==> xenon: inputs <==
==> flow/design.v (excerpt) <==
(* keep_hierarchy = "yes", use_dsp = "yes" *)
module cordic_final #(
    parameter WIDTH = 32,          
    parameter FRAC = 14,           
    parameter ITER = 16,           
    parameter LOG_ITER = 4,         
    parameter POST_STAGES = 5       
)
(
    input wire                    clk,
    input wire                    rst_n,        
    input wire                    start,        
    input wire signed [WIDTH-1:0] x_in,         
    input wire                    func_select,  
    output reg                    busy,         
    output reg                    done,         
    output reg signed [WIDTH:0] result       
);
    localparam signed [WIDTH-1:0] ONE_Q = (1 << FRAC);         
    localparam signed [WIDTH-1:0] ONE_Q_1 = ONE_Q >> 1;         
    localparam signed [WIDTH-1:0] K_INV_SCALED = 16'sd19784;    
    wire [5:0] shift_lut [0:ITER-1];
    wire signed [WIDTH-1:0] atanh_lut [0:ITER-1];
    reg signed [WIDTH-1:0] x_pipe [0:ITER];
    reg signed [WIDTH-1:0] y_pipe [0:ITER];
    reg signed [WIDTH-1:0] z_pipe [0:ITER];
    reg valid_pipe [0:ITER];
    reg signed [WIDTH-1:0] x_input_pipe [0:POST_STAGES-1];
    reg signed [WIDTH-1:0] y_result_pipe [0:POST_STAGES-1];
    reg func_select_pipe [0:POST_STAGES-1];
    reg valid_post_pipe [0:POST_STAGES-1];
    reg signed [2*WIDTH-1:0] x_squared_pipe [0:POST_STAGES-1];
    reg signed [2*WIDTH-1:0] coeff_term_pipe [0:POST_STAGES-1];
    reg signed [WIDTH-1:0] one_minus_approx_pipe [0:POST_STAGES-1];
    reg signed [2*WIDTH-1:0] final_product_pipe [0:POST_STAGES-1];
    reg signed [WIDTH-1:0] extracted_result_pipe [0:POST_STAGES-1];
    reg [1:0] state, next_state;
    reg [LOG_ITER:0] stage_counter;
    localparam [1:0] IDLE = 2'b00;
  ...
Settings: LEC_CHECK=0, ABC_AREA=1, CAP_MARGIN=20, CORE_MARGIN=2, CORE_UTILIZATION=70, CTS_CLUSTER_DIAMETER=233, CTS_CLUSTER_SIZE=23, SETUP_SLACK_MARGIN=1.02, SLEW_MARGIN=20; clock period 3.52 ns.
run.sh (not shown) runs the stock make flow with config.mk's settings and CLKGATE_MAP_FILE=.
==> garnet: changes against xenon <==
Settings changed: ABC_AREA 1 to 0, CAP_MARGIN 20 to 15, CELL_PAD_IN_SITES_DETAIL_PLACEMENT from default to 0, CORE_ASPECT_RATIO from default to 1.02, CORE_UTILIZATION 70 to 40, CTS_CLUSTER_DIAMETER 233 to 352, CTS_CLUSTER_SIZE 23 to default, GPL_ROUTABILITY_DRIVEN from default to 0, HOLD_SLACK_MARGIN from default to 0.02, SETUP_SLACK_MARGIN 1.02 to 1.81, SLEW_MARGIN 20 to 5, TNS_END_PERCENT from default to 5.
==> flow/constraint.sdc (replaced) <==
create_clock -name core_clock -period 9.92 [get_ports {clk}]
set_input_delay 1.9840 -clock core_clock [delete_from_list [all_inputs] [get_ports {clk}]]
set_output_delay 1.9840 -clock core_clock [all_outputs]
set_load 0.01 [all_outputs]
==> pepper: changes against xenon <==
Settings changed: CORE_UTILIZATION 70 to 72, CTS_CLUSTER_DIAMETER 233 to default, CTS_CLUSTER_SIZE 23 to default, SETUP_SLACK_MARGIN 1.02 to default.
==> flow/constraint.sdc (replaced) <==
create_clock -name core_clock -period 7.99 [get_ports {clk}]
set_input_delay 1.5980 -clock core_clock [delete_from_list [all_inputs] [get_ports {clk}]]
set_output_delay 1.5980 -clock core_clock [all_outputs]
set_load 0.01 [all_outputs]
==> comparison <==
garnet completed with no timing, DRC or antenna violations. pepper completed without violations. xenon did not get past 5_1_grt.
Of pepper and garnet, garnet has the higher sequential share of layout area (gap 1.6 points).
Die area, lowest first: pepper, xenon, garnet.
In garnet the maximum frequency is lower than in pepper, by 3.6%.
Against garnet, the worst setup slack of pepper is lower by 1.6 ns.
Between garnet and pepper, the lower register-to-register slack is in pepper (gap 1.6 ns).
